<file path="flow/run.sh">
#!/bin/bash
# the make line also repeats each setting of config.mk as NAME=value (left out here)
make -C /OpenROAD-flow-scripts/flow DESIGN_CONFIG=/design/flow/config.mk WORK_HOME=/design/flow/orfs CLKGATE_MAP_FILE= finish
</file>
<file path="flow/config.mk">
export PLATFORM = sky130hd
export DESIGN_NAME = alu_top
export DESIGN_NICKNAME = alu_top
export VERILOG_FILES = /design/flow/design.v
export SDC_FILE = /design/flow/constraint.sdc
export NUM_CORES = 4
export LEC_CHECK = 0
export ABC_AREA = 0
export CAP_MARGIN = 20
export CELL_PAD_IN_SITES_GLOBAL_PLACEMENT = 3
export CORE_ASPECT_RATIO = 0.5
export CORE_MARGIN = 2
export CORE_UTILIZATION = 40
export CTS_CLUSTER_DIAMETER = 391
export CTS_CLUSTER_SIZE = 98
export PLACE_DENSITY = 0.43
export SETUP_SLACK_MARGIN = -0.44
export SLEW_MARGIN = 20
export TNS_END_PERCENT = 5
</file>
<file path="flow/constraint.sdc">
create_clock -name core_clock -period 8.0 [get_ports {clk}]
set_input_delay 1.6000 -clock core_clock [delete_from_list [all_inputs] [get_ports {clk}]]
set_output_delay 1.6000 -clock core_clock [all_outputs]
set_load 0.01 [all_outputs]
</file>
<file path="flow/design.v">
`timescale 1ns / 1ns
module alu_top(clk, a, b, s, result, zero);
input clk;
input [15:0] a, b;
input [3:0] s;
output reg [15:0] result;
output reg zero;
reg [15:0] a_q, b_q;
reg [3:0] s_q;
wire [15:0] alu_result;
wire alu_zero;
always @(posedge clk) begin
    a_q <= a;
    b_q <= b;
    s_q <= s;
    result <= alu_result;
    zero <= alu_zero;
end
alu u_alu(.a(a_q), .b(b_q), .s(s_q), .result(alu_result), .zero_detection(alu_zero));
endmodule

`timescale 1ns / 1ns
module three_to_one_mux(d0,d1,d2,s,y);
input [15:0] d0, d1, d2;
input [1:0] s;
output [15:0] y;
reg [15:0] y;
always@(d0 or d1 or d2 or s)
begin
case(s)
      2'b00  : y = d0;
      2'b01  : y = d1;
      2'b10  : y = d2;
      default : y = d0; 
endcase
end
endmodule
module rotate_right(n, value, result);
	input [15:0] n, value;
	output reg [15:0] result;
	reg [15:0] temp, temp2;
	always@(*)
	begin
		temp = 16'd0;
		temp2 = 16'd0;
		case(n[3:0])
			0:
				begin
				result = value;
				end
			1:
				begin
				temp = { {15 - 1 + 1{1'b0}}, value[1 - 1: 0] };
				temp2 = value >> 1;
				result = {temp[1 - 1: 0] , temp2[15 - 1: 0]};
				end
			2:
				begin
				temp = { {15 - 2 + 1{1'b0}}, value[2 - 1: 0] };
				temp2 = value >> 2;
				result = {temp[2 - 1: 0] , temp2[15 - 2: 0]};
				end
			3:
				begin
				temp = { {15 - 3 + 1{1'b0}}, value[3 - 1: 0] };
				temp2 = value >> 3;
				result = {temp[3 - 1: 0] , temp2[15 - 3: 0]};
				end
			4:
				begin
				temp = { {15 - 4 + 1{1'b0}}, value[4 - 1: 0] };
				temp2 = value >> 4;
				result = {temp[4 - 1: 0] , temp2[15 - 4: 0]};
				end
			5:
				begin
				temp = { {15 - 5 + 1{1'b0}}, value[5 - 1: 0] };
				temp2 = value >> 5;
				result = {temp[5 - 1: 0] , temp2[15 - 5: 0]};
				end
			6:
				begin
				temp = { {15 - 6 + 1{1'b0}}, value[6 - 1: 0] };
				temp2 = value >> 6;
				result = {temp[6 - 1: 0] , temp2[15 - 6: 0]};
				end
			7:
				begin
				temp = { {15 - 7 + 1{1'b0}}, value[7 - 1: 0] };
				temp2 = value >> 7;
				result = {temp[7 - 1: 0] , temp2[15 - 7: 0]};
				end
			8:
				begin
				temp = { {15 - 8 + 1{1'b0}}, value[8 - 1: 0] };
				temp2 = value >> 8;
				result = {temp[8 - 1: 0] , temp2[15 - 8: 0]};
				end
			9:
				begin
				temp = { {15 - 9 + 1{1'b0}}, value[9 - 1: 0] };
				temp2 = value >> 9;
				result = {temp[9 - 1: 0] , temp2[15 - 9: 0]};
				end
			10:
				begin
				temp = { {15 - 10 + 1{1'b0}}, value[10 - 1: 0] };
				temp2 = value >> 10;
				result = {temp[10 - 1: 0] , temp2[15 - 10: 0]};
				end
			11:
				begin
				temp = { {15 - 11 + 1{1'b0}}, value[11 - 1: 0] };
				temp2 = value >> 11;
				result = {temp[11 - 1: 0] , temp2[15 - 11: 0]};
				end
			12:
				begin
				temp = { {15 - 12 + 1{1'b0}}, value[12 - 1: 0] };
				temp2 = value >> 12;
				result = {temp[12 - 1: 0] , temp2[15 - 12: 0]};
				end
			13:
				begin
				temp = { {15 - 13 + 1{1'b0}}, value[13 - 1: 0] };
				temp2 = value >> 13;
				result = {temp[13 - 1: 0] , temp2[15 - 13: 0]};
				end
			14:
				begin
				temp = { {15 - 14 + 1{1'b0}}, value[14 - 1: 0] };
				temp2 = value >> 14;
				result = {temp[14 - 1: 0] , temp2[15 - 14: 0]};
				end
			15:
				begin
				temp = { {15 - 15 + 1{1'b0}}, value[15 - 1: 0] };
				temp2 = value >> 15;
				result = {temp[15 - 1: 0] , temp2[15 - 15: 0]};
				end
		endcase
	end
endmodule
module rotate_left(n, value, result);
	input [15:0] n, value;
	output reg [15:0] result;
	reg [15:0] temp, temp2;
	always@(*)
	begin
		temp = 16'd0;
		temp2 = 16'd0;
		case(n[3:0])
			0:
				begin
				result = value;
				end
			1:
				begin
				temp = { {15 - 1 + 1{1'b0}}, value[15:15 - 1 + 1] };
				temp2 = value << 1;
				result = {temp2[15:1] , temp[1 - 1:0]};
				end
			2:
				begin
				temp = { {15 - 2 + 1{1'b0}}, value[15:15 - 2 + 1] };
				temp2 = value << 2;
				result = {temp2[15:2] , temp[2 - 1:0]};
				end
			3:
				begin
				temp = { {15 - 3 + 1{1'b0}}, value[15:15 - 3 + 1] };
				temp2 = value << 3;
				result = {temp2[15:3] , temp[3 - 1:0]};
				end
			4:
				begin
				temp = { {15 - 4 + 1{1'b0}}, value[15:15 - 4 + 1] };
				temp2 = value << 4;
				result = {temp2[15:4] , temp[4 - 1:0]};
				end
			5:
				begin
				temp = { {15 - 5 + 1{1'b0}}, value[15:15 - 5 + 1] };
				temp2 = value << 5;
				result = {temp2[15:5] , temp[5 - 1:0]};
				end
			6:
				begin
				temp = { {15 - 6 + 1{1'b0}}, value[15:15 - 6 + 1] };
				temp2 = value << 6;
				result = {temp2[15:6] , temp[6 - 1:0]};
				end
			7:
				begin
				temp = { {15 - 7 + 1{1'b0}}, value[15:15 - 7 + 1] };
				temp2 = value << 7;
				result = {temp2[15:7] , temp[7 - 1:0]};
				end
			8:
				begin
				temp = { {15 - 8 + 1{1'b0}}, value[15:15 - 8 + 1] };
				temp2 = value << 8;
				result = {temp2[15:8] , temp[8 - 1:0]};
				end
			9:
				begin
				temp = { {15 - 9 + 1{1'b0}}, value[15:15 - 9 + 1] };
				temp2 = value << 9;
				result = {temp2[15:9] , temp[9 - 1:0]};
				end
			10:
				begin
				temp = { {15 - 10 + 1{1'b0}}, value[15:15 - 10 + 1] };
				temp2 = value << 10;
				result = {temp2[15:10] , temp[10 - 1:0]};
				end
			11:
				begin
				temp = { {15 - 11 + 1{1'b0}}, value[15:15 - 11 + 1] };
				temp2 = value << 11;
				result = {temp2[15:11] , temp[11 - 1:0]};
				end
			12:
				begin
				temp = { {15 - 12 + 1{1'b0}}, value[15:15 - 12 + 1] };
				temp2 = value << 12;
				result = {temp2[15:12] , temp[12 - 1:0]};
				end
			13:
				begin
				temp = { {15 - 13 + 1{1'b0}}, value[15:15 - 13 + 1] };
				temp2 = value << 13;
				result = {temp2[15:13] , temp[13 - 1:0]};
				end
			14:
				begin
				temp = { {15 - 14 + 1{1'b0}}, value[15:15 - 14 + 1] };
				temp2 = value << 14;
				result = {temp2[15:14] , temp[14 - 1:0]};
				end
			15:
				begin
				temp = { {15 - 15 + 1{1'b0}}, value[15:15 - 15 + 1] };
				temp2 = value << 15;
				result = {temp2[15:15] , temp[15 - 1:0]};
				end
		endcase
	end
endmodule
`timescale 1ns / 1ns
module alu(a,b,s,result,zero_detection);
input [15:0] a, b;
input [3:0] s;
output [15:0] result;
output reg zero_detection;
wire [15:0] rol_result, ror_result;
reg [15:0] other_result;
reg [1:0] mux_select;
wire [15:0] temp_result;
rotate_left rl1(.n(a), .value(b), .result(rol_result));
rotate_right rr1(.n(a), .value(b), .result(ror_result));
three_to_one_mux mux_1(.d0(rol_result),.d1(ror_result),.d2(other_result),.s(mux_select),.y(temp_result));
always@(*)
begin
 other_result = 16'd0;
 mux_select = 2'h2;
 case(s)
      4'b1111: begin other_result = a + b; mux_select = 3'h2;end   
      4'b1110: begin other_result = a - b; mux_select = 3'h2;end  
      4'b1101: begin other_result = a & b; mux_select = 3'h2;end 
      4'b1100: begin other_result = a | b; mux_select = 3'h2;end 
      4'b0001: begin other_result = a * b; mux_select = 3'h2;end
      4'b1100: begin other_result = a / b; mux_select = 3'h2;end
      4'b1010: begin other_result = a<<b; mux_select = 3'h2;end
      4'b1011: begin other_result = a>>b; mux_select = 3'h2;end
      4'b1000:    begin 
                  if (a < b) 
                        begin 
                              other_result = 16'd1; 
                              mux_select = 3'h2; 
                        end
                  else
                        begin
                              other_result = 0;
                              mux_select = 3'h2; 
                        end
                  end 
      4'b1001:    begin 
                  if(a > b) 
                        begin
                              other_result = 16'd1; 
                              mux_select = 3'h2;
                        end
                  else
                        begin
                              other_result = 0;
                              mux_select = 3'h2; 
                        end
                  end
      4'b1001: begin mux_select = 3'h0;end
      4'b1010: begin mux_select = 3'h1; end
      default: ;
endcase      
end 
always@(*)
begin
if(result == 0)
      zero_detection = 1;
else
      zero_detection = 0;
end 
assign result = temp_result;
endmodule
</file>
==> impl_metrics.env, run 1 <==
# physical design summary
export IMPL_ys_sh_xor_pct=4.870
export IMPL_mux_share_pct=7.270
export IMPL_vias=8476
export IMPL_cp_cell_sequence="clkinv_1 -> nor2_1 -> fa_1 -> fa_1 -> ha_1 -> fa_1 -> inv_1 -> fa_1 -> fa_1 -> inv_1 -> ha_1 -> nor3_1 -> o21ai_0 -> a21oi_1 -> xor2_1 -> nor2_1 -> nor4_1 -> o311ai_0 -> or4_1 -> or4_1 -> nor2_1"
export IMPL_synth_most_common_cell="inv_1"
export IMPL_synth_flops=53
export IMPL_dp_hpwl_mm=30.79
export IMPL_swShare_pct=53.75
export IMPL_tool_warnings=61
export IMPL_yosys_area_top_type="fa_1"
export IMPL_reg2reg_depth=21
export IMPL_ys_chip_area_sq_um=8812
export IMPL_cts_tree="yes"
export IMPL_ys_sh_aoi_pct=15.66
export IMPL_grt_max_degree=44
export IMPL_clkTransAtPathRegs_ps=90
export IMPL_clkSinkCount=53
export IMPL_vias_per_cell=5.999
export IMPL_power_frac_seq_pct=12.6
export IMPL_worstPathRequired_ps=8260
export IMPL_fp_util_pct=40.73
export IMPL_fill_cells=2280
export IMPL_coreArea_sq_um=21630
export IMPL_finalHoldViolations=0
export IMPL_routed_wl_mm=38.15
export IMPL_die_h_um=109.0
export IMPL_p_clk_mw=0.276
export IMPL_avgRoutedWirePerCell_um=27.00
export IMPL_clkPwrFrac_pct=10.6
export IMPL_final_max_slew_viol_count=0
export IMPL_top_cell_area_share_pct=18.40
export IMPL_powerComb_mw=2.01
export IMPL_synth_cell_types=77
export IMPL_synth_sequential_area_ratio_pct=12.04
export IMPL_crit_top_cell="fa_1"
export IMPL_start_kind="flip-flop"
export IMPL_dpl_cell_area_sq_um=9613
export IMPL_edf_count=0
export IMPL_critPathMaxStageDelay_ps=660
export IMPL_fmax_ghz=0.1401
export IMPL_dp_cells=1406
export IMPL_cp_startpoint="b_q[3]"
export IMPL_ctsResizeCount=0
export IMPL_port_buffers=53
export IMPL_p_leak_nw=4.389
export IMPL_setup_viol=0
export IMPL_internal_power_mw=1.208
export IMPL_syn_area_sq_um=8812
export IMPL_nets=1330
export IMPL_cts_path_max_buffers=2
export IMPL_power_group_top="combinational cells"
export IMPL_maxCapViolations=0
export IMPL_worstHoldEndpoint="result[4]"
export IMPL_cts_buffers=5
export IMPL_ys_cells=1092
export IMPL_holdBufCountCts=0
export IMPL_cp_top_family="adder cells"
export IMPL_relSlewSlack_pct=50.26
export IMPL_io_pin_count=54
export IMPL_critPathBufInv=3
export IMPL_die_x_um=213.9
export IMPL_final_setup_tns_ps=0
export IMPL_area_growth_pct=10.95
export IMPL_die_area_sq_um=23310
export IMPL_cp_endpoint="zero"
export IMPL_slowest_stage="dfxtp_1"
export IMPL_path_depth=21
export IMPL_fin_cells=1413
export IMPL_netlist_top_cells_area="fa_1 (18%), ha_1 (14%), dfxtp_1 (12%)"
export IMPL_grt_antenna_before_repair=1
export IMPL_common_cells="inv_1 (155), nor2_1 (119), nand2_1 (111), ha_1 (99), fa_1 (81)"
export IMPL_fp_nets=1309
export IMPL_worstHoldStart="b_q[4]"
export IMPL_ys_sh_simple_pct=17.61
export IMPL_worst_slack_ps=860.6
export IMPL_ff_type="dfxtp_1"
export IMPL_worstSetupPathType="reg2reg"
export IMPL_r2r_slack_ps=860
export IMPL_ir_drop_mv=0.2108
export IMPL_pwr_density_cell_nw_per_um2=267.1
export IMPL_crit_path_max_fanout=11
export IMPL_fin_crit_sh_pct=89.24
export IMPL_reg2reg_to="zero"
export IMPL_ant_nets=0
export IMPL_min_period_ps=7139
export IMPL_adder_share_pct=32.46
export IMPL_worstSkewPairLatency_ps=330
export IMPL_async_flop_share_pct=0
export IMPL_cts_root_buf="clkbuf_16"
export IMPL_worstMarginPinSlew_ps=745.5
export IMPL_hold_path_class="reg2reg"
export IMPL_first_pass_iters=6
export IMPL_drc=0
export IMPL_grtUsageTotal_pct=33.39
export IMPL_fin_skew_ps=9.752
export IMPL_timing_rr_start="b_q[3]"
export IMPL_critPathArrivalTime_ps=7400
export IMPL_p_switching_mw=1.403
export IMPL_htreeDepth=2
export IMPL_overflow=0
export IMPL_synthCells=1092
export IMPL_gp_congestion=0.9550
export IMPL_hold_depth=2
export IMPL_cts_setup_buffers=0
export IMPL_p_seq_mw=0.328
export IMPL_final_area_sq_um=9777
export IMPL_outcome="timing/DRC/antenna clean"
export IMPL_grt_pass1_vias=8272
export IMPL_logic_family="adder cells"
export IMPL_rsz0062_at_grt="false"
export IMPL_syn_avg_cell_area_sq_um=8.070
export IMPL_row_count=38
export IMPL_grt_pass1_wl_mm=56.10
export IMPL_num_antenna_cells=0
export IMPL_pre_cts_ws_ps=927.1
export IMPL_yosysWarnings=5
export IMPL_drt_iter0_markers=1125
export IMPL_worstSetupEndpointType="flip-flop"
export IMPL_power_frac_comb_pct=76.9
-- layout make-up --
type	count	area [sq um]	share of cell area, %
multi-input cells	817	6868	70.25
flip-flops and latches	53	1062	10.87
repair buffers	77	710.7	7.269
inverters	159	596.8	6.104
well taps	300	375.4	3.839
clock buffers	5	125.1	1.280
clock inverters	2	38.79	0.3967
-- per-stage QoR --
stage	hold slack [ps]	utilization, %	power (mW)
3_3_place_gp	837.3	44.44	2.247
5_1_grt	886.0	45.19	2.759
6_report	878.8	45.19	2.611
3_5_place_dp	825.4	44.44	2.238
2_1_floorplan	563.5	-	1.560
4_1_cts	851.2	45.19	2.523
-- routing by layer --
metal	track usage (%)	up-vias	wire length, um
li1	-	3731	-
met1	51.33	4246	18730
met2	45.59	460	14420
met3	9.679	39	4462
met4	5.794	0	533
met5	0	-	0
==> run 2: changes to the inputs <==
ABC_AREA = unset   (was 0)
CAP_MARGIN = 35   (was 20)
CELL_PAD_IN_SITES_GLOBAL_PLACEMENT = unset   (was 3)
CORE_ASPECT_RATIO = 1.55   (was 0.5)
CORE_UTILIZATION = 68   (was 40)
CTS_CLUSTER_DIAMETER = unset   (was 391)
CTS_CLUSTER_SIZE = unset   (was 98)
HOLD_SLACK_MARGIN = 0.04   (was unset)
MIN_ROUTING_LAYER = met1   (was unset)
PLACE_DENSITY = unset   (was 0.43)
SETUP_SLACK_MARGIN = -0.11   (was -0.44)
TNS_END_PERCENT = 70   (was 5)
clock period = 6.02 ns   (was 8.0 ns; I/O delays follow)
==> run 2 against run 1 <==
Net effect:
- now fails the layout checks on setup timing
- critical endpoint unchanged
- routed wire length is 1.7% lower
- via count is 14% higher
- synthesized area stayed put
- critical path depth is 3 lower
- non-clock buffer count is 84 higher
- combinational power is 72% higher
- synthesized cell count stayed put
==> impl_metrics.env, run 2 <==
# physical design summary
export IMPL_setup_viol=3
export IMPL_p_clk_mw=0.318
export IMPL_fin_skew_ps=6.151
export IMPL_drt_iter0_markers=1679
export IMPL_grtUsageTotal_pct=50.20
export IMPL_worstSetupEndpointType="flip-flop"
export IMPL_powerComb_mw=3.46
export IMPL_area_growth_pct=19.25
export IMPL_row_count=51
export IMPL_ys_sh_simple_pct=17.61
export IMPL_worstHoldStart="b_q[4]"
export IMPL_min_period_ps=6616
export IMPL_fmax_ghz=0.1511
export IMPL_p_seq_mw=0.429
export IMPL_cp_top_family="adder cells"
export IMPL_start_kind="flip-flop"
export IMPL_critPathMaxStageDelay_ps=810
export IMPL_worstSkewPairLatency_ps=310
export IMPL_synthCells=1092
export IMPL_syn_avg_cell_area_sq_um=8.070
export IMPL_critPathBufInv=4
export IMPL_power_group_top="combinational cells"
export IMPL_grt_antenna_before_repair=1
export IMPL_io_pin_count=54
export IMPL_crit_top_cell="fa_1"
export IMPL_worstHoldEndpoint="result[2]"
export IMPL_cts_root_buf="clkbuf_16"
export IMPL_power_frac_seq_pct=10.2
export IMPL_syn_area_sq_um=8812
export IMPL_drc=0
export IMPL_so_faults="setup timing"
export IMPL_fin_crit_sh_pct=109.9
export IMPL_edf_count=0
export IMPL_mux_share_pct=7.270
export IMPL_slowest_stage="dfxtp_1"
export IMPL_ys_sh_aoi_pct=15.66
export IMPL_grt_pass1_wl_mm=52.22
export IMPL_logic_family="adder cells"
export IMPL_internal_power_mw=2.049
export IMPL_path_depth=18
export IMPL_wl_met2_mm=15.86
export IMPL_fp_nets=1309
export IMPL_worstSetupPathType="reg2reg"
export IMPL_route_met3_wl_mm=5.079
export IMPL_port_buffers=53
export IMPL_pwr_density_cell_nw_per_um2=399.9
export IMPL_yosysWarnings=5
export IMPL_htreeDepth=2
export IMPL_overflow=0
export IMPL_highest_layer="met5"
export IMPL_synth_sequential_area_ratio_pct=12.04
export IMPL_vias_per_cell=7.118
export IMPL_p_switching_mw=2.153
export IMPL_cp_endpoint="zero"
export IMPL_m1WireLength_mm=11.30
export IMPL_ir_drop_mv=0.6709
export IMPL_hold_path_class="reg2reg"
export IMPL_ff_type="dfxtp_1"
export IMPL_gp_congestion=1.109
export IMPL_nets=1414
export IMPL_top_cell_area_share_pct=18.40
export IMPL_netlist_top_cells_area="fa_1 (18%), ha_1 (14%), dfxtp_1 (12%)"
export IMPL_cts_path_max_buffers=2
export IMPL_synth_cell_types=77
export IMPL_worstMarginPinSlew_ps=946.2
export IMPL_avgRoutedWirePerCell_um=27.60
export IMPL_routed_wl_mm=37.49
export IMPL_dp_hpwl_mm=26.95
export IMPL_relSlewSlack_pct=36.34
export IMPL_maxCapViolations=0
export IMPL_pre_cts_ws_ps=-212.4
export IMPL_coreArea_sq_um=12630
export IMPL_final_max_slew_viol_count=0
export IMPL_cp_startpoint="a_q[11]"
export IMPL_die_h_um=145.7
export IMPL_p_leak_nw=4.814
export IMPL_clkPwrFrac_pct=7.6
export IMPL_final_setup_tns_ps=-836.0
export IMPL_vias=9666
export IMPL_die_area_sq_um=13910
export IMPL_cts_tree="yes"
export IMPL_grt_max_degree=32
export IMPL_yosys_area_top_type="fa_1"
export IMPL_rsz0062_at_grt="true"
export IMPL_reg2reg_to="zero"
export IMPL_ys_chip_area_sq_um=8812
export IMPL_common_cells="inv_1 (155), nor2_1 (119), nand2_1 (111), ha_1 (99), fa_1 (81)"
export IMPL_outcome="finished with violations"
export IMPL_first_pass_iters=14
export IMPL_finalHoldViolations=0
export IMPL_die_x_um=95.44
export IMPL_critPathArrivalTime_ps=6860
export IMPL_worstPathRequired_ps=6270
export IMPL_cp_cell_sequence="nand2_1 -> fa_1 -> fa_1 -> inv_1 -> fa_1 -> fa_1 -> fa_1 -> inv_1 -> fa_1 -> inv_1 -> ha_1 -> a21o_1 -> a31oi_2 -> xor2_1 -> buf_4 -> o2111ai_2 -> or4_1 -> nor2_1"
export IMPL_cts_buffers=5
export IMPL_ys_cells=1092
export IMPL_reg2reg_depth=18
export IMPL_crit_path_max_fanout=4
export IMPL_async_flop_share_pct=0
export IMPL_timing_rr_start="a_q[11]"
export IMPL_swShare_pct=51.25
export IMPL_worst_slack_ps=-596.2
export IMPL_adder_share_pct=32.46
export IMPL_post_route_util_pct=83.17
export IMPL_grt_pass1_vias=9343
export IMPL_ys_sh_xor_pct=4.870
export IMPL_clkTransAtPathRegs_ps=80
export IMPL_clkSinkCount=53
export IMPL_synth_flops=53
export IMPL_tool_warnings=63
export IMPL_ant_nets=0
export IMPL_power_frac_comb_pct=82.2
export IMPL_synth_most_common_cell="inv_1"
export IMPL_holdBufCountCts=0
export IMPL_hold_depth=2
export IMPL_r2r_slack_ps=-600
export IMPL_fp_util_pct=69.75
-- run 2: layer usage --
| layer | track usage [%] | vias to the layer above |
|---|---|---|
| met3 | 17.76 | 408 |
| li1 | - | 3903 |
| met2 | 74.33 | 947 |
| met4 | 43.43 | 4 |
| met1 | 55.62 | 4404 |
| met5 | 3.030 | - |
-- run 2: metrics by stage --
stage               cell area (sq um)  power, mW  hold slack (ps)  instances
global placement                10040      3.153            787.9       1343
CTS                             10220      3.603            820.3       1351
global route                    10510      4.430            822.5       1358
detailed placement              10040      3.257            809.6       1343
finish                          10510      4.202            822.1       1358
floorplan                        8897      2.104            564.4       1092
-- run 2: layout make-up --
type                            count  area (sq um)
Antenna cell                        1         2.502
Clock buffer                        5         125.1
Fill cell                         769          2126
Sequential cell                    53          1091
Inverter                          159         608.1
Multi-Input combinational cell    817          7086
Timing Repair Buffer              161          1364
Clock inverter                      3         33.78
Tap cell                          159         198.9
-- run 2: what timing repair did --
action	4_1_cts	5_1_grt
cloned	0	0
pin swaps	1	29
gates resized	7	75
buffers inserted	0	8
setup endpoints to repair	1	2
==> run 3: changes to the inputs <==
CORE_ASPECT_RATIO = 1.08   (was 1.55)
CORE_UTILIZATION = 72   (was 68)
CTS_CLUSTER_SIZE = 50   (was unset)
PLACE_DENSITY_LB_ADDON = 0.3   (was unset)
SETUP_SLACK_MARGIN = -0.34   (was -0.11)
clock period = 5.66 ns   (was 6.02 ns; I/O delays follow)
==> run 3 against run 2 <==
Net effect:
- still fails the layout checks on setup timing
- critical path depth is 3 higher
- first-iteration DRC count up 27%
- final cell count about the same
- non-clock buffer count up 5
- cell area is essentially flat
- global-route usage grew 2.2 points
- fmax increased by 4.8%
- sequential share of layout area is 0.11 points lower
- utilization up 3.8 points
- sequential cell count did not move
- largest power group unchanged
- highest routed layer unchanged
==> impl_metrics.env, run 3 <==
# physical design summary
export IMPL_syn_avg_cell_area_sq_um=8.070
export IMPL_power_frac_comb_pct=80.9
export IMPL_vias_per_cell=7.121
export IMPL_netlist_top_cells_area="fa_1 (18%), ha_1 (14%), dfxtp_1 (12%)"
export IMPL_ir_drop_mv=0.9562
export IMPL_critPathMaxStageDelay_ps=560
export IMPL_die_area_sq_um=13140
export IMPL_worstMarginPinSlew_ps=876.7
export IMPL_vias=9678
export IMPL_first_pass_iters=13
export IMPL_syn_area_sq_um=8812
export IMPL_synth_most_common_cell="inv_1"
export IMPL_grt_pass1_wl_mm=53.02
export IMPL_die_x_um=110.5
export IMPL_final_area_sq_um=10510
export IMPL_finalPower_mw=4.378
export IMPL_timing_rr_start="a_q[0]"
export IMPL_cp_top_family="adder cells"
export IMPL_p_switching_mw=2.200
export IMPL_dp_hpwl_mm=26.47
export IMPL_min_period_ps=6311
export IMPL_worstHoldStart="s_q[3]"
export IMPL_synth_cell_types=77
export IMPL_hold_depth=3
export IMPL_clkSinkCount=53
export IMPL_mux_share_pct=7.270
export IMPL_cts_tree="yes"
export IMPL_area_growth_pct=19.27
export IMPL_hold_path_class="reg2reg"
export IMPL_io_pin_count=54
export IMPL_cts_root_buf="clkbuf_16"
export IMPL_common_cells="inv_1 (155), nor2_1 (119), nand2_1 (111), ha_1 (99), fa_1 (81)"
export IMPL_routed_wl_mm=35.11
export IMPL_reg2reg_to="zero"
export IMPL_worstSkewPairLatency_ps=320
export IMPL_fin_crit_sh_pct=111.5
export IMPL_start_kind="flip-flop"
export IMPL_tool_warnings=60
export IMPL_critPathArrivalTime_ps=6560
export IMPL_synth_flops=53
export IMPL_htreeDepth=2
export IMPL_clkPwrFrac_pct=8.9
export IMPL_ant_nets=0
export IMPL_ff_type="dfxtp_1"
export IMPL_relSlewSlack_pct=41.01
export IMPL_synthCells=1092
export IMPL_edf_count=0
export IMPL_yosysWarnings=5
export IMPL_cp_cell_sequence="nand2_1 -> fa_1 -> fa_1 -> inv_1 -> ha_2 -> fa_1 -> ha_1 -> inv_1 -> fa_1 -> inv_2 -> ha_4 -> and2_4 -> o21ai_4 -> nand2_2 -> o41ai_4 -> xor2_2 -> o211ai_1 -> or4_1 -> or4_1 -> or4_1 -> nor2_1"
export IMPL_synth_sequential_area_ratio_pct=12.04
export IMPL_path_depth=21
export IMPL_finalHoldViolations=0
export IMPL_comb_area_sq_um=7037
export IMPL_internal_power_mw=2.178
export IMPL_yosys_area_top_type="fa_1"
export IMPL_ys_cells=1092
export IMPL_p_leak_nw=4.871
export IMPL_drc=0
export IMPL_pwr_density_cell_nw_per_um2=416.6
export IMPL_crit_path_max_fanout=4
export IMPL_clkTransAtPathRegs_ps=80
export IMPL_logic_family="adder cells"
export IMPL_worstHoldEndpoint="result[0]"
export IMPL_fp_util_pct=72.91
export IMPL_cts_path_max_buffers=2
export IMPL_pre_cts_ws_ps=-698.1
export IMPL_gp_congestion=1.157
export IMPL_grt_pass1_vias=9458
export IMPL_dpl_cell_area_sq_um=10170
export IMPL_p_clk_mw=0.389
export IMPL_top_cell_area_share_pct=18.40
export IMPL_reg2reg_depth=21
export IMPL_p_seq_mw=0.448
export IMPL_port_buffers=53
export IMPL_rsz0062_at_grt="true"
export IMPL_worstSetupEndpointType="flip-flop"
export IMPL_crit_top_cell="fa_1"
export IMPL_grt_max_degree=32
export IMPL_cts_buffers=5
export IMPL_final_setup_tns_ps=-925.6
export IMPL_async_flop_share_pct=0
export IMPL_drt_iter0_markers=2129
export IMPL_r2r_slack_ps=-650
export IMPL_maxCapViolations=0
export IMPL_ys_sh_xor_pct=4.870
export IMPL_fill_cells=656
export IMPL_worstSetupPathType="reg2reg"
export IMPL_seqCellArea_sq_um=1080
export IMPL_overflow=0
export IMPL_ys_sh_aoi_pct=15.66
export IMPL_coreArea_sq_um=12090
export IMPL_power_group_top="combinational cells"
export IMPL_powerComb_mw=3.54
export IMPL_outcome="finished with violations"
export IMPL_power_frac_seq_pct=10.2
export IMPL_worstPathRequired_ps=5910
export IMPL_ys_chip_area_sq_um=8812
export IMPL_adder_share_pct=32.46
export IMPL_row_count=42
export IMPL_die_h_um=119.0
export IMPL_grt_antenna_before_repair=0
export IMPL_worst_slack_ps=-651.4
export IMPL_so_faults="setup timing"
export IMPL_swShare_pct=50.26
export IMPL_fin_skew_ps=4.915
export IMPL_nets=1419
export IMPL_avgRoutedWirePerCell_um=25.83
export IMPL_grtUsageTotal_pct=52.42
export IMPL_fp_nets=1309
export IMPL_critPathBufInv=3
export IMPL_cp_endpoint="zero"
export IMPL_final_max_slew_viol_count=0
export IMPL_slowest_stage="fa_1"
export IMPL_fmax_ghz=0.1584
export IMPL_ys_sh_simple_pct=17.61
export IMPL_cp_startpoint="a_q[0]"
export IMPL_setup_viol=3
==> run 3: repair_timing <==
| action | CTS | global route |
|---|---|---|
| resized | 24 | 21 |
| endpoints found under the setup margin | 1 | 2 |
| gates cloned | 0 | 0 |
| pin swaps | 10 | 8 |
| hold buffers | 0 | 0 |
| buffers inserted | 1 | 2 |
==> run 3: layout make-up <==
type,count,share of cell area (%)
multi-input cells,817,66.95
well taps,154,1.833
flip-flops and latches,53,10.27
clock buffers,6,1.321
inverters,159,5.750
clock inverters,2,0.3929
repair buffers,166,13.43
diodes,2,0.04762
==> run 3: stage by stage <==
stage	util (%)	instances	hold slack (ps)
after CTS	86.23	1355	786.6
after floorplan	-	1092	564.4
final	86.96	1359	812.6
after detailed placement	84.15	1346	764.9
after global placement	84.15	1346	754.0
after global routing	86.92	1357	854.4
==> run 3: metal layers <==
metal  global-route usage [%]  up-vias  part of all wire, %
met2                    79.06      990                   41
met1                    61.89     4376                   32
met4                    37.81        2                   11
met5                        0        -                 0.11
li1                         -     3905                    -
met3                    18.83      405                   15
==> run 4: changes to the inputs <==
ABC_AREA = 1   (was unset)
CAP_MARGIN = 20   (was 35)
CELL_PAD_IN_SITES_DETAIL_PLACEMENT = 2   (was unset)
CELL_PAD_IN_SITES_GLOBAL_PLACEMENT = 3   (was unset)
CORE_ASPECT_RATIO = 1.26   (was 1.08)
CORE_MARGIN = 5   (was 2)
CORE_UTILIZATION = 27   (was 72)
CTS_CLUSTER_SIZE = 52   (was 50)
GPL_TIMING_DRIVEN = 1   (was unset)
HOLD_SLACK_MARGIN = -0.0   (was 0.04)
MAX_ROUTING_LAYER = met4   (was unset)
MIN_ROUTING_LAYER = met2   (was met1)
PLACE_DENSITY_LB_ADDON = 0.06   (was 0.3)
SETUP_SLACK_MARGIN = 1.16   (was -0.34)
TNS_END_PERCENT = 40   (was 70)
clock period = 8.0 ns   (was 5.66 ns; I/O delays follow)
==> run 4 against run 3 <==
Net effect:
- now clean on timing, DRC and antenna
- synthesized cell count increased by 38%
- sequential share of layout area decreased by 0.41 points
- count of clock-buffer cells in the layout decreased by 1
- critical path type unchanged
- highest routed layer is now met4
==> impl_metrics.env, run 4 <==
# physical design summary
export IMPL_power_group_top="combinational cells"
export IMPL_finalHoldViolations=0
export IMPL_min_period_ps=6436
export IMPL_power_frac_seq_pct=14.0
export IMPL_timing_rr_start="b_q[6]"
export IMPL_coreArea_sq_um=35910
export IMPL_fp_nets=1719
export IMPL_cts_root_buf="clkbuf_16"
export IMPL_final_area_sq_um=10860
export IMPL_fmax_ghz=0.1554
export IMPL_drc=0
export IMPL_edf_count=0
export IMPL_cts_buffers=5
export IMPL_cp_top_family="adder cells"
export IMPL_io_pin_count=54
export IMPL_worstMarginPinSlew_ps=1025
export IMPL_synth_flops=53
export IMPL_htreeDepth=2
export IMPL_clkPwrFrac_pct=11.4
export IMPL_reg2reg_depth=26
export IMPL_async_flop_share_pct=0
export IMPL_first_pass_iters=5
export IMPL_relSlewSlack_pct=31.43
export IMPL_grtUsageTotal_pct=38.17
export IMPL_vias=13740
export IMPL_power_frac_comb_pct=74.6
export IMPL_netlist_top_cells_area="fa_1 (17%), nand2_1 (15%), ha_1 (13%)"
export IMPL_ys_chip_area_sq_um=9756
export IMPL_common_cells="nand2_1 (398), inv_1 (303), nand3_1 (131), ha_1 (99), nor2_1 (88)"
export IMPL_mux_share_pct=0
export IMPL_ys_sh_xor_pct=1.257
export IMPL_path_depth=26
export IMPL_syn_area_sq_um=9756
export IMPL_worstSetupEndpointType="flip-flop"
export IMPL_yosysWarnings=5
export IMPL_ant_nets=0
export IMPL_synth_sequential_area_ratio_pct=10.88
export IMPL_top_cell_area_share_pct=16.62
export IMPL_outcome="timing/DRC/antenna clean"
export IMPL_clkTransAtPathRegs_ps=110
export IMPL_crit_path_max_fanout=12
export IMPL_die_h_um=223.4
export IMPL_gp_congestion=0.9213
export IMPL_hold_depth=5
export IMPL_routed_wl_mm=48.71
export IMPL_cts_tree="yes"
export IMPL_synthCells=1502
export IMPL_grt_pass1_wl_mm=71.96
export IMPL_cp_endpoint="zero"
export IMPL_powerComb_mw=1.82
export IMPL_clkSinkCount=53
export IMPL_start_kind="flip-flop"
export IMPL_die_x_um=179.3
export IMPL_ys_sh_aoi_pct=9.042
export IMPL_holdBufCountCts=0
export IMPL_cts_path_max_buffers=2
export IMPL_fill_cells=4462
export IMPL_critPathBufInv=5
export IMPL_setup_viol=0
export IMPL_drt_iter0_markers=1925
export IMPL_nets=1739
export IMPL_tool_warnings=59
export IMPL_dp_hpwl_mm=38.77
export IMPL_hold_path_class="reg2reg"
export IMPL_worstHoldStart="s_q[1]"
export IMPL_worstSkewPairLatency_ps=360
export IMPL_adder_share_pct=29.32
export IMPL_worstHoldEndpoint="result[0]"
export IMPL_ff_type="dfxtp_1"
export IMPL_p_seq_mw=0.343
export IMPL_worstPathRequired_ps=8310
export IMPL_critPathMaxStageDelay_ps=750
export IMPL_fp_util_pct=27.16
export IMPL_reg2reg_to="zero"
export IMPL_final_setup_tns_ps=0
export IMPL_row_count=78
export IMPL_grt_max_degree=44
export IMPL_maxCapViolations=0
export IMPL_dp_cells=1995
export IMPL_cp_startpoint="b_q[6]"
export IMPL_p_clk_mw=0.278
export IMPL_die_area_sq_um=40060
export IMPL_internal_power_mw=1.079
export IMPL_critPathArrivalTime_ps=6750
export IMPL_pwr_density_cell_nw_per_um2=224.6
export IMPL_area_growth_pct=11.35
export IMPL_vias_per_cell=6.835
export IMPL_synth_cell_types=58
export IMPL_ys_sh_simple_pct=34.04
export IMPL_ir_drop_mv=0.1071
export IMPL_fin_cells=2010
export IMPL_dpl_cell_area_sq_um=10690
export IMPL_p_leak_nw=5.969
export IMPL_avgRoutedWirePerCell_um=24.24
export IMPL_fin_skew_ps=22.37
export IMPL_final_max_slew_viol_count=0
export IMPL_rsz0062_at_grt="false"
export IMPL_synth_most_common_cell="nand2_1"
export IMPL_crit_top_cell="fa_1"
export IMPL_finalPower_mw=2.440
export IMPL_worstSetupPathType="reg2reg"
export IMPL_ys_cells=1502
export IMPL_swShare_pct=55.79
export IMPL_r2r_slack_ps=1560
export IMPL_syn_avg_cell_area_sq_um=6.495
export IMPL_comb_area_sq_um=7187
export IMPL_yosys_area_top_type="fa_1"
export IMPL_grt_pass1_vias=16030
export IMPL_seqCellArea_sq_um=1071
export IMPL_overflow=0
export IMPL_grt_antenna_before_repair=2
export IMPL_logic_family="simple AND/OR/NAND/NOR gates"
export IMPL_fin_crit_sh_pct=80.45
export IMPL_slowest_stage="dfxtp_1"
export IMPL_p_switching_mw=1.361
export IMPL_port_buffers=53
## run 4: cell type report
class	instances	share of cell area [%]
Antenna cell	7	0.1613
Tap cell	480	5.529
Timing Repair Buffer	69	5.989
Clock inverter	3	0.2304
Sequential cell	53	9.860
Multi-Input combinational cell	1077	66.16
Inverter	316	10.92
Clock buffer	5	1.152
## run 4: what timing repair did
action,4_1_cts,5_1_grt
endpoints found under the hold margin,0,0
resized,0,7
setup endpoints to repair,0,1
setup buffers,0,0
## run 4: per-layer routing
metal / wire, um / GRT usage, % / vias up
met1: 0 / - / 4825
met2: 27090 / 48.15 / 3979
met4: 2887 / 4.105 / 0
li1: - / - / 4661
met3: 18730 / 47.78 / 274
met5: 0 / - / -
## run 4: stage by stage
| stage | setup WS (ps) | hold slack (ps) | util [%] |
|---|---|---|---|
| floorplan | 1931 | 705.0 | - |
| global placement | 1469 | 811.5 | 29.75 |
| detailed placement | 1441 | 804.9 | 29.75 |
| CTS | 1403 | 824.4 | 30.17 |
| global route | 1226 | 912.6 | 30.25 |
| finish | 1564 | 809.5 | 30.25 |
==> run 5: changes to the inputs <==
ABC_AREA = unset   (was 1)
CELL_PAD_IN_SITES_DETAIL_PLACEMENT = unset   (was 2)
CELL_PAD_IN_SITES_GLOBAL_PLACEMENT = unset   (was 3)
CORE_ASPECT_RATIO = unset   (was 1.26)
CORE_MARGIN = 2   (was 5)
CORE_UTILIZATION = 70   (was 27)
CTS_CLUSTER_SIZE = unset   (was 52)
GPL_TIMING_DRIVEN = unset   (was 1)
HOLD_SLACK_MARGIN = -0.1   (was -0.0)
MIN_ROUTING_LAYER = unset   (was met2)
PLACE_DENSITY = 0.66   (was unset)
PLACE_DENSITY_LB_ADDON = unset   (was 0.06)
SETUP_SLACK_MARGIN = unset   (was 1.16)
TNS_END_PERCENT = unset   (was 40)
clock period = 5.94 ns   (was 8.0 ns; I/O delays follow)
==> run 5 against run 4 <==
Net effect:
- global-route usage rose by 16 points
- sequential power up 26%
- power up 79%
- routed wire length decreased by 27%
- die size down 66%
- largest power group unchanged
- fmax is 1.9% higher
- register-to-register slack lost 1900 ps
- final cell count decreased by 33%
- highest routed layer unchanged
- utilization grew 56 points
- synthesized area is 9.7% lower
- critical path type unchanged
- clock power increased by 46%
- the layout now fails its checks (setup timing)
- sequential cell count did not move
==> impl_metrics.env, run 5 <==
# physical design summary
export IMPL_ant_nets=0
export IMPL_cts_buffers=5
export IMPL_avgRoutedWirePerCell_um=26.29
export IMPL_fp_nets=1309
export IMPL_worstSetupEndpointType="flip-flop"
export IMPL_row_count=40
export IMPL_logic_family="adder cells"
export IMPL_adder_share_pct=32.46
export IMPL_vias=9643
export IMPL_drt_iter0_markers=1882
export IMPL_synthCells=1092
export IMPL_netlist_top_cells_area="fa_1 (18%), ha_1 (14%), dfxtp_1 (12%)"
export IMPL_finalHoldViolations=0
export IMPL_grtUsageTotal_pct=54.06
export IMPL_synth_flops=53
export IMPL_nets=1400
export IMPL_comb_area_sq_um=7112
export IMPL_io_pin_count=54
export IMPL_so_faults="setup timing"
export IMPL_holdWs_ps=799.8
export IMPL_power_group_top="combinational cells"
export IMPL_synth_cell_types=77
export IMPL_synth_most_common_cell="inv_1"
export IMPL_slowest_stage="or4_1"
export IMPL_worstPathRequired_ps=6200
export IMPL_busiest_layer="met2"
export IMPL_die_area_sq_um=13500
export IMPL_setup_viol=1
export IMPL_worstMarginPinSlew_ps=816.2
export IMPL_power_frac_comb_pct=80.9
export IMPL_pwr_density_cell_nw_per_um2=417.1
export IMPL_worstSetupPathType="reg2reg"
export IMPL_critPathArrivalTime_ps=6570
export IMPL_reg2reg_to="zero"
export IMPL_syn_area_sq_um=8812
export IMPL_power_frac_seq_pct=9.9
export IMPL_crit_top_cell="fa_1"
export IMPL_critPathBufInv=7
export IMPL_cp_endpoint="zero"
export IMPL_syn_avg_cell_area_sq_um=8.070
export IMPL_fp_util_pct=72.46
export IMPL_cp_top_family="adder cells"
export IMPL_first_pass_iters=11
export IMPL_routed_wl_mm=35.57
export IMPL_dp_hpwl_mm=25.93
export IMPL_tool_warnings=64
export IMPL_port_buffers=53
export IMPL_path_depth=24
export IMPL_reg2reg_depth=24
export IMPL_top_cell_area_share_pct=18.40
export IMPL_outcome="finished with violations"
export IMPL_crit_path_max_fanout=6
export IMPL_ys_sh_xor_pct=4.870
export IMPL_grtUsageMet3_pct=21.95
export IMPL_cp_cell_sequence="inv_2 -> nor2_1 -> fa_1 -> inv_1 -> fa_1 -> inv_1 -> ha_1 -> ha_1 -> inv_1 -> fa_1 -> fa_1 -> inv_2 -> ha_4 -> o21a_1 -> o21a_1 -> buf_4 -> a2111oi_4 -> nor3_2 -> a31oi_1 -> xor2_1 -> buf_4 -> o2111ai_2 -> or4_1 -> nor2_1"
export IMPL_ys_chip_area_sq_um=8812
export IMPL_yosys_area_top_type="fa_1"
export IMPL_cp_startpoint="a_q[7]"
export IMPL_ys_sh_simple_pct=17.61
export IMPL_ys_sh_aoi_pct=15.66
export IMPL_synth_sequential_area_ratio_pct=12.04
export IMPL_met1_usage_pct=61.17
export IMPL_worst_slack_ps=-374.0
export IMPL_fin_crit_sh_pct=106.3
export IMPL_common_cells="inv_1 (155), nor2_1 (119), nand2_1 (111), ha_1 (99), fa_1 (81)"
export IMPL_finalPower_mw=4.367
export IMPL_hold_path_class="reg2reg"
export IMPL_clkPwrFrac_pct=9.3
export IMPL_grt_pass1_vias=9427
export IMPL_die_h_um=116.2
export IMPL_grt_max_degree=37
export IMPL_p_seq_mw=0.431
export IMPL_fmax_ghz=0.1584
export IMPL_edf_count=0
export IMPL_drc=0
export IMPL_final_max_slew_viol_count=0
export IMPL_grtUsageMet2_pct=77.74
export IMPL_clkSinkCount=53
export IMPL_cts_tree="yes"
export IMPL_internal_power_mw=2.127
export IMPL_gp_congestion=1.117
export IMPL_ff_type="dfxtp_1"
export IMPL_die_x_um=116.2
export IMPL_overflow=0
export IMPL_fill_cells=690
export IMPL_maxCapViolations=0
export IMPL_worstHoldStart="b_q[4]"
export IMPL_rsz0062_at_grt="true"
export IMPL_ir_drop_mv=0.4883
export IMPL_worstHoldEndpoint="result[4]"
export IMPL_start_kind="flip-flop"
export IMPL_htreeDepth=2
export IMPL_min_period_ps=6314
export IMPL_area_growth_pct=18.81
export IMPL_grt_antenna_before_repair=1
export IMPL_vias_per_cell=7.127
export IMPL_p_switching_mw=2.241
export IMPL_grt_pass1_wl_mm=52.42
export IMPL_cts_path_max_buffers=2
export IMPL_p_leak_nw=4.775
export IMPL_powerComb_mw=3.53
export IMPL_swShare_pct=51.31
export IMPL_clkTransAtPathRegs_ps=100
export IMPL_ys_cells=1092
export IMPL_worstSkewPairLatency_ps=340
export IMPL_critPathMaxStageDelay_ps=580
export IMPL_p_clk_mw=0.405
export IMPL_hold_depth=2
export IMPL_r2r_slack_ps=-370
export IMPL_timing_rr_start="a_q[7]"
export IMPL_seqCellArea_sq_um=1100
export IMPL_fin_skew_ps=27.56
export IMPL_yosysWarnings=5
export IMPL_cts_root_buf="clkbuf_16"
export IMPL_pre_cts_ws_ps=-546.7
export IMPL_coreArea_sq_um=12160
export IMPL_mux_share_pct=7.270
export IMPL_relSlewSlack_pct=45.09
export IMPL_async_flop_share_pct=0
## run 5: area by class of cell
cell class / instances / share of cell area (%)
Tap cell: 168 / 2.008
Sequential cell: 53 / 10.50
Timing Repair Buffer: 147 / 11.84
Inverter: 159 / 5.892
Multi-Input combinational cell: 817 / 67.93
Clock buffer: 6 / 1.434
Clock inverter: 2 / 0.3705
Antenna cell: 1 / 0.02390
## run 5: through the flow
step | cell area, sq um | std cells | TNS [ps] | utilization, %
6_report | 10470 | 1353 | -374.0 | 86.09
5_1_grt | 10470 | 1353 | -555.9 | 86.09
2_1_floorplan | 8984 | 1092 | -43.60 | -
3_5_place_dp | 9968 | 1334 | -546.7 | 81.97
4_1_cts | 10370 | 1349 | -10.54 | 85.26
3_3_place_gp | 9968 | 1334 | -482.1 | 81.97
## run 5: what timing repair did
action / 4_1_cts / 5_1_grt
setup buffers: 7 / 3
pin swaps: 10 / 9
hold buffers: 0 / 0
resized: 53 / 19
endpoints found under the setup margin: 1 / 1
## run 5: layer usage
layer | vias to the layer above | wire, um
met5 | - | 0
met4 | 0 | 3841
met3 | 449 | 5985
met2 | 1036 | 14490
met1 | 4293 | 11260
li1 | 3865 | -
==> run 6: changes to the inputs <==
CAP_MARGIN = 10   (was 20)
CELL_PAD_IN_SITES_DETAIL_PLACEMENT = 2   (was unset)
CORE_ASPECT_RATIO = 1.55   (was unset)
CORE_UTILIZATION = 52   (was 70)
CTS_CLUSTER_SIZE = 17   (was unset)
GPL_ROUTABILITY_DRIVEN = 0   (was unset)
GPL_TIMING_DRIVEN = 0   (was unset)
HOLD_SLACK_MARGIN = 0.04   (was -0.1)
MIN_ROUTING_LAYER = met2   (was unset)
PLACE_DENSITY = unset   (was 0.66)
SETUP_SLACK_MARGIN = 0.34   (was unset)
SLEW_MARGIN = 30   (was 20)
TNS_END_PERCENT = 70   (was unset)
clock period = 4.71 ns   (was 5.94 ns; I/O delays follow)
==> run 6 against run 5 <==
Net effect:
- the flow now stops in 3_5_place_dp
- synthesized area is the same
- die size grew 34%
- synthesized cell count is the same
==> impl_metrics.env, run 6 <==
# flow metrics
export IMPL_fp_nets=1309
export IMPL_yosysWarnings=5
export IMPL_port_buffers=53
export IMPL_ys_sh_simple_pct=17.61
export IMPL_logic_family="adder cells"
export IMPL_synthCells=1092
export IMPL_async_flop_share_pct=0
export IMPL_edf_count=0
export IMPL_die_x_um=108.6
export IMPL_syn_avg_cell_area_sq_um=8.070
export IMPL_adder_share_pct=32.46
export IMPL_synth_sequential_area_ratio_pct=12.04
export IMPL_netlist_top_cells_area="fa_1 (18%), ha_1 (14%), dfxtp_1 (12%)"
export IMPL_die_h_um=166.1
export IMPL_synth_cell_types=77
export IMPL_synth_most_common_cell="inv_1"
export IMPL_top_cell_area_share_pct=18.40
export IMPL_die_area_sq_um=18030
export IMPL_coreArea_sq_um=16680
export IMPL_row_count=59
export IMPL_io_pin_count=54
export IMPL_failing_step="3_5_place_dp"
export IMPL_mux_share_pct=7.270
export IMPL_yosys_area_top_type="fa_1"
export IMPL_ys_sh_xor_pct=4.870
export IMPL_synth_flops=53
export IMPL_outcome="did not finish"
export IMPL_syn_area_sq_um=8812
export IMPL_ys_cells=1092
export IMPL_fp_util_pct=52.82
export IMPL_ys_sh_aoi_pct=15.66
export IMPL_ff_type="dfxtp_1"
export IMPL_common_cells="inv_1 (155), nor2_1 (119), nand2_1 (111), ha_1 (99), fa_1 (81)"
export IMPL_ys_chip_area_sq_um=8812
export IMPL_firstError="[ERROR DPL-0033] detailed placement checks failed during check placement."
run 6: through the flow:
stage / total power, mW / TNS [ps] / instances / setup WS, ps / hold WS [ps]
after floorplan: 2.968 / -3022 / 1092 / -1246 / 580.1
after global placement: 3.979 / -14950 / 1358 / -2615 / 709.9
==> run 7: changes to the inputs <==
CAP_MARGIN = 20   (was 10)
CELL_PAD_IN_SITES_DETAIL_PLACEMENT = unset   (was 2)
CORE_ASPECT_RATIO = 1.92   (was 1.55)
CORE_UTILIZATION = 40   (was 52)
CTS_CLUSTER_SIZE = 65   (was 17)
GPL_ROUTABILITY_DRIVEN = unset   (was 0)
HOLD_SLACK_MARGIN = -0.08   (was 0.04)
PLACE_DENSITY = 0.69   (was unset)
SETUP_SLACK_MARGIN = unset   (was 0.34)
SLEW_MARGIN = 20   (was 30)
TNS_END_PERCENT = unset   (was 70)
clock period = 8.0 ns   (was 4.71 ns; I/O delays follow)
==> run 7 against run 6 <==
Net effect:
- now clean on timing, DRC and antenna
- die size increased by 29%
- synthesized cell count unchanged
- synthesized area did not move
==> impl_metrics.env, run 7 <==
# physical design summary
export IMPL_outcome="timing/DRC/antenna clean"
export IMPL_cp_cell_sequence="clkbuf_1 -> inv_1 -> nor2_1 -> fa_1 -> fa_1 -> ha_1 -> fa_1 -> inv_1 -> fa_1 -> fa_1 -> inv_1 -> ha_1 -> o2111ai_1 -> nand2_1 -> o41ai_2 -> xor2_1 -> o211ai_1 -> or4_1 -> or4_1 -> or4_1 -> nor2_1"
export IMPL_port_buffers=53
export IMPL_vias_per_cell=8.390
export IMPL_ys_sh_aoi_pct=15.66
export IMPL_syn_avg_cell_area_sq_um=8.070
export IMPL_p_seq_mw=0.324
export IMPL_cts_buffers=5
export IMPL_dp_cells=1415
export IMPL_r2r_slack_ps=220
export IMPL_ant_nets=0
export IMPL_vias=11920
export IMPL_internal_power_mw=1.186
export IMPL_min_period_ps=7783
export IMPL_worstSkewPairLatency_ps=320
export IMPL_cts_tree="yes"
export IMPL_power_group_top="combinational cells"
export IMPL_area_growth_pct=12.34
export IMPL_die_x_um=111.1
export IMPL_cp_startpoint="a_q[3]"
export IMPL_worstHoldStart="b_q[4]"
export IMPL_powerComb_mw=2.01
export IMPL_overflow=0
export IMPL_first_pass_iters=26
export IMPL_edf_count=0
export IMPL_die_h_um=209.7
export IMPL_drt_iter0_markers=3739
export IMPL_die_area_sq_um=23300
export IMPL_reg2reg_to="zero"
export IMPL_cts_root_buf="clkbuf_16"
export IMPL_drc=0
export IMPL_tool_warnings=59
export IMPL_worstMarginPinSlew_ps=1080
export IMPL_finalHoldViolations=0
export IMPL_start_kind="flip-flop"
export IMPL_pwr_density_cell_nw_per_um2=262.9
export IMPL_worstSetupPathType="reg2reg"
export IMPL_swShare_pct=54.44
export IMPL_cp_endpoint="zero"
export IMPL_clkPwrFrac_pct=10.3
export IMPL_routed_wl_mm=42.29
export IMPL_clkSinkCount=53
export IMPL_synth_flops=53
export IMPL_logic_family="adder cells"
export IMPL_fp_util_pct=40.48
export IMPL_grt_pass1_vias=13020
export IMPL_cp_top_family="adder cells"
export IMPL_critPathBufInv=4
export IMPL_row_count=75
export IMPL_synthCells=1092
export IMPL_path_depth=21
export IMPL_fill_cells=2238
export IMPL_seqCellArea_sq_um=1061
export IMPL_grtUsageTotal_pct=56.01
export IMPL_power_frac_seq_pct=12.5
export IMPL_holdWs_ps=758.6
export IMPL_yosysWarnings=5
export IMPL_grt_max_degree=20
export IMPL_hold_path_class="reg2reg"
export IMPL_mux_share_pct=7.270
export IMPL_dp_hpwl_mm=34.26
export IMPL_cts_path_max_buffers=2
export IMPL_fmax_ghz=0.1285
export IMPL_fin_skew_ps=15.48
export IMPL_coreArea_sq_um=21770
export IMPL_worstSetupEndpointType="flip-flop"
export IMPL_ys_cells=1092
export IMPL_p_switching_mw=1.417
export IMPL_cts_setup_buffers=0
export IMPL_setup_viol=0
export IMPL_fp_nets=1309
export IMPL_rsz0062_at_grt="false"
export IMPL_ys_chip_area_sq_um=8812
export IMPL_worstHoldEndpoint="result[4]"
export IMPL_async_flop_share_pct=0
export IMPL_ff_type="dfxtp_1"
export IMPL_grt_antenna_before_repair=0
export IMPL_synth_sequential_area_ratio_pct=12.04
export IMPL_final_setup_tns_ps=0
export IMPL_netlist_top_cells_area="fa_1 (18%), ha_1 (14%), dfxtp_1 (12%)"
export IMPL_htreeDepth=2
export IMPL_yosys_area_top_type="fa_1"
export IMPL_m1WireLength_um=0
export IMPL_adder_share_pct=32.46
export IMPL_power_frac_comb_pct=77.2
export IMPL_relSlewSlack_pct=27.99
export IMPL_common_cells="inv_1 (155), nor2_1 (119), nand2_1 (111), ha_1 (99), fa_1 (81)"
export IMPL_critPathMaxStageDelay_ps=700
export IMPL_syn_area_sq_um=8812
export IMPL_ys_sh_simple_pct=17.61
export IMPL_highest_layer="met4"
export IMPL_clkTransAtPathRegs_ps=90
export IMPL_final_max_slew_viol_count=0
export IMPL_fin_cells=1421
export IMPL_reg2reg_depth=21
export IMPL_synth_most_common_cell="inv_1"
export IMPL_gp_congestion=1.096
export IMPL_avgRoutedWirePerCell_um=29.76
export IMPL_worstPathRequired_ps=8250
export IMPL_grt_pass1_wl_mm=60.73
export IMPL_fin_crit_sh_pct=97.29
export IMPL_crit_top_cell="fa_1"
export IMPL_synth_cell_types=77
export IMPL_timing_rr_start="a_q[3]"
export IMPL_comb_area_sq_um=6897
export IMPL_ir_drop_mv=0.4479
export IMPL_critPathArrivalTime_ps=8040
export IMPL_crit_path_max_fanout=10
export IMPL_finalPower_mw=2.602
export IMPL_hold_depth=1
export IMPL_io_pin_count=54
export IMPL_p_clk_mw=0.269
export IMPL_ys_sh_xor_pct=4.870
export IMPL_slowest_stage="dfxtp_1"
export IMPL_route_met3_wl_mm=13.57
export IMPL_wl_met2_mm=20.57
export IMPL_maxCapViolations=0
export IMPL_p_leak_nw=4.426
export IMPL_nets=1368
export IMPL_top_cell_area_share_pct=18.40
==> run 7: layer usage <==
metal / track usage (%) / up-vias
met1: - / 3962
met2: 71.10 / 3458
li1: - / 3778
met3: 56.54 / 724
met4: 24.86 / 0
met5: - / -
==> run 7: area by class of cell <==
cell class                 count  area share [%]
multi-input combinational    817           69.67
sequential                    53           10.72
clock inverter                 2          0.3918
timing repair buffer          54           5.410
clock buffer                   5           1.264
inverter                     159           6.105
antenna                        1         0.02528
tap                          269           3.400
buffer                        61           3.021
==> run 7: stage by stage <==
step	util, %	setup slack [ps]	cell area [sq um]
4_1_cts	45.32	57.85	9867
5_1_grt	45.46	93.72	9897
3_5_place_dp	44.54	-562.9	9697
6_report	45.47	216.7	9899
3_3_place_gp	44.46	-632.0	9679
2_1_floorplan	-	1095	8812
==> run 7: timing repair <==
item / in CTS / in global routing
hold buffers: 0 / 0
endpoints found under the hold margin: 0 / 0
endpoints found under the setup margin: 1 / 1
pin swaps: 0 / 0
resized: 4 / 15
==> run 8: changes to the inputs <==
CAP_MARGIN = 10   (was 20)
CELL_PAD_IN_SITES_DETAIL_PLACEMENT = 2   (was unset)
CORE_ASPECT_RATIO = 1.55   (was 1.92)
CORE_UTILIZATION = 52   (was 40)
CTS_CLUSTER_SIZE = unset   (was 65)
GPL_ROUTABILITY_DRIVEN = 0   (was unset)
GPL_TIMING_DRIVEN = unset   (was 0)
HOLD_SLACK_MARGIN = 0.04   (was -0.08)
MIN_ROUTING_LAYER = met1   (was met2)
PLACE_DENSITY = unset   (was 0.69)
SETUP_SLACK_MARGIN = 0.34   (was unset)
SLEW_MARGIN = 30   (was 20)
TNS_END_PERCENT = 70   (was unset)
clock period = 4.71 ns   (was 8.0 ns; I/O delays follow)
==> run 8 against run 7 <==
Net effect:
- the run now fails in 3_5_place_dp
- synthesized cell count unchanged
- synthesized area unchanged
- die size is 23% lower
==> impl_metrics.env, run 8 <==
# flow metrics
export IMPL_outcome="did not finish"
export IMPL_failing_step="3_5_place_dp"
export IMPL_firstError="Error: detail_place.tcl, 38 bad optional access"
export IMPL_synthCells=1092
export IMPL_synth_sequential_area_ratio_pct=12.04
export IMPL_adder_share_pct=32.46
export IMPL_edf_count=0
export IMPL_yosysWarnings=5
export IMPL_syn_area_sq_um=8812
export IMPL_ys_chip_area_sq_um=8812
export IMPL_mux_share_pct=7.270
export IMPL_logic_family="adder cells"
export IMPL_ys_cells=1092
export IMPL_common_cells="inv_1 (155), nor2_1 (119), nand2_1 (111), ha_1 (99), fa_1 (81)"
export IMPL_synth_most_common_cell="inv_1"
export IMPL_ys_sh_aoi_pct=15.66
export IMPL_synth_flops=53
export IMPL_io_pin_count=54
export IMPL_netlist_top_cells_area="fa_1 (18%), ha_1 (14%), dfxtp_1 (12%)"
export IMPL_ys_sh_simple_pct=17.61
export IMPL_port_buffers=53
export IMPL_fp_util_pct=52.82
export IMPL_yosys_area_top_type="fa_1"
export IMPL_synth_cell_types=77
export IMPL_coreArea_sq_um=16680
export IMPL_die_x_um=108.6
export IMPL_row_count=59
export IMPL_fp_nets=1309
export IMPL_die_h_um=166.1
export IMPL_ys_sh_xor_pct=4.870
export IMPL_ff_type="dfxtp_1"
export IMPL_async_flop_share_pct=0
export IMPL_die_area_sq_um=18030
export IMPL_syn_avg_cell_area_sq_um=8.070
export IMPL_top_cell_area_share_pct=18.40
-- run 8: per-stage QoR --
stage | instance area, sq um | hold slack [ps] | setup TNS (ps) | std cells
2_1_floorplan | 9111 | 580.1 | -3022 | 1092
3_3_place_gp | 10800 | 737.0 | -5111 | 1468
==> run 9: changes to the inputs <==
CAP_MARGIN = 35   (was 10)
CELL_PAD_IN_SITES_DETAIL_PLACEMENT = unset   (was 2)
CORE_ASPECT_RATIO = 1.08   (was 1.55)
CORE_UTILIZATION = 68   (was 52)
GPL_ROUTABILITY_DRIVEN = unset   (was 0)
MAX_ROUTING_LAYER = unset   (was met4)
SETUP_SLACK_MARGIN = -0.34   (was 0.34)
SLEW_MARGIN = 20   (was 30)
clock period = 5.66 ns   (was 4.71 ns; I/O delays follow)
==> run 9 against run 8 <==
Net effect:
- now fails the layout checks on setup timing
- die size is 23% lower
- synthesized cell count is the same
- synthesized area stayed put
==> impl_metrics.env, run 9 <==
# physical design summary
export IMPL_synth_flops=53
export IMPL_syn_area_sq_um=8812
export IMPL_drt_iter0_markers=1962
export IMPL_ys_sh_xor_pct=4.870
export IMPL_die_x_um=113.5
export IMPL_worstMarginPinSlew_ps=838.7
export IMPL_pre_cts_ws_ps=-650.5
export IMPL_internal_power_mw=2.312
export IMPL_power_group_top="combinational cells"
export IMPL_finalHoldViolations=0
export IMPL_ant_nets=0
export IMPL_fp_nets=1309
export IMPL_vias=9913
export IMPL_worstSetupPathType="reg2reg"
export IMPL_so_faults="setup timing"
export IMPL_reg2reg_to="zero"
export IMPL_fin_cells=1370
export IMPL_worstSkewPairLatency_ps=330
export IMPL_slowest_stage="fa_1"
export IMPL_routed_wl_mm=38.11
export IMPL_critPathBufInv=6
export IMPL_grtUsageTotal_pct=54.50
export IMPL_dp_cells=1358
export IMPL_edf_count=0
export IMPL_clkPwrFrac_pct=7.3
export IMPL_die_h_um=122.3
export IMPL_hold_path_class="reg2reg"
export IMPL_clkSinkCount=53
export IMPL_avgRoutedWirePerCell_um=27.82
export IMPL_reg2reg_depth=23
export IMPL_min_period_ps=6256
export IMPL_powerComb_mw=4.00
export IMPL_maxCapViolations=0
export IMPL_io_pin_count=54
export IMPL_fmax_ghz=0.1598
export IMPL_synth_cell_types=77
export IMPL_critPathMaxStageDelay_ps=590
export IMPL_gp_congestion=1.068
export IMPL_grt_max_degree=42
export IMPL_hold_depth=3
export IMPL_dpl_cell_area_sq_um=10230
export IMPL_crit_top_cell="fa_1"
export IMPL_cts_buffers=5
export IMPL_worstSetupEndpointType="flip-flop"
export IMPL_yosysWarnings=5
export IMPL_mux_share_pct=7.270
export IMPL_cp_startpoint="a_q[3]"
export IMPL_common_cells="inv_1 (155), nor2_1 (119), nand2_1 (111), ha_1 (99), fa_1 (81)"
export IMPL_row_count=43
export IMPL_adder_share_pct=32.46
export IMPL_final_area_sq_um=10680
export IMPL_first_pass_iters=9
export IMPL_p_leak_nw=4.890
export IMPL_port_buffers=53
export IMPL_grtUsageMet2_pct=81.10
export IMPL_cts_root_buf="clkbuf_16"
export IMPL_async_flop_share_pct=0
export IMPL_synth_most_common_cell="inv_1"
export IMPL_synth_sequential_area_ratio_pct=12.04
export IMPL_drc=0
export IMPL_finalPower_mw=4.794
export IMPL_syn_avg_cell_area_sq_um=8.070
export IMPL_yosys_area_top_type="fa_1"
export IMPL_clkTransAtPathRegs_ps=80
export IMPL_pwr_density_cell_nw_per_um2=449.0
export IMPL_ys_chip_area_sq_um=8812
export IMPL_num_antenna_cells=0
export IMPL_coreArea_sq_um=12750
export IMPL_worstPathRequired_ps=5920
export IMPL_p_switching_mw=2.483
export IMPL_path_depth=23
export IMPL_htreeDepth=2
export IMPL_synthCells=1092
export IMPL_start_kind="flip-flop"
export IMPL_tool_warnings=63
export IMPL_timing_rr_start="a_q[3]"
export IMPL_rsz0062_at_grt="true"
export IMPL_p_seq_mw=0.449
export IMPL_final_max_slew_viol_count=0
export IMPL_cp_cell_sequence="inv_2 -> buf_4 -> nor2_1 -> fa_1 -> inv_1 -> fa_2 -> inv_2 -> ha_4 -> fa_1 -> fa_1 -> inv_1 -> fa_1 -> inv_2 -> ha_4 -> nor3_2 -> nor2_2 -> o41ai_4 -> xor2_2 -> o211ai_1 -> or4_1 -> or4_1 -> or4_1 -> nor2_1"
export IMPL_grt_pass1_vias=9776
export IMPL_netlist_top_cells_area="fa_1 (18%), ha_1 (14%), dfxtp_1 (12%)"
export IMPL_ff_type="dfxtp_1"
export IMPL_die_area_sq_um=13890
export IMPL_fin_skew_ps=10.99
export IMPL_p_clk_mw=0.350
export IMPL_grt_antenna_before_repair=0
export IMPL_cp_top_family="adder cells"
export IMPL_fp_util_pct=69.11
export IMPL_busiest_layer="met2"
export IMPL_met1_usage_pct=61.78
export IMPL_logic_family="adder cells"
export IMPL_relSlewSlack_pct=43.30
export IMPL_outcome="finished with violations"
export IMPL_grt_pass1_wl_mm=56.10
export IMPL_vias_per_cell=7.236
export IMPL_power_frac_seq_pct=9.4
export IMPL_top_cell_area_share_pct=18.40
export IMPL_cp_endpoint="zero"
export IMPL_nets=1429
export IMPL_worstHoldEndpoint="result[0]"
export IMPL_dp_hpwl_mm=27.31
export IMPL_ir_drop_mv=0.7495
export IMPL_grtUsageMet3_pct=20.40
export IMPL_cts_tree="yes"
export IMPL_cts_path_max_buffers=2
export IMPL_worst_slack_ps=-596.0
export IMPL_area_growth_pct=21.17
export IMPL_power_frac_comb_pct=83.3
export IMPL_ys_sh_aoi_pct=15.66
export IMPL_final_setup_tns_ps=-1196
export IMPL_r2r_slack_ps=-600
export IMPL_ys_cells=1092
export IMPL_crit_path_max_fanout=4
export IMPL_setup_viol=4
export IMPL_swShare_pct=51.78
export IMPL_ys_sh_simple_pct=17.61
export IMPL_worstHoldStart="s_q[3]"
export IMPL_critPathArrivalTime_ps=6510
export IMPL_overflow=0
export IMPL_fin_crit_sh_pct=110.5
==> run 9: repair_timing <==
action,4_1_cts,5_1_grt
gates cloned,0,0
buffers inserted,5,3
resized,51,28
pin swaps,26,24
hold buffers,0,0
setup endpoints to repair,1,3
==> run 9: per-stage QoR <==
| stage | utilization (%) | hold slack, ps |
|---|---|---|
| 2_1_floorplan | - | 564.4 |
| 3_3_place_gp | 80.23 | 753.2 |
| 3_5_place_dp | 80.23 | 771.9 |
| 4_1_cts | 82.96 | 785.8 |
| 5_1_grt | 83.74 | 821.3 |
| 6_report | 83.74 | 802.3 |
==> run 9: layer usage <==
| metal | routed length, um | up-vias |
|---|---|---|
| met5 | 54 | - |
| met4 | 4734 | 2 |
| met3 | 5566 | 454 |
| met2 | 15820 | 1039 |
| met1 | 11940 | 4488 |
| li1 | - | 3930 |
==> run 9: cell type report <==
cell class / instances / area [sq um]
multi-input cells: 817 / 7151
fillers: 721 / 2073
repair buffers: 176 / 1481
flip-flops and latches: 53 / 1087
inverters: 159 / 608.1
well taps: 157 / 196.4
clock buffers: 5 / 125.1
clock inverters: 3 / 28.78
Power and IR drop assume default switching activity.
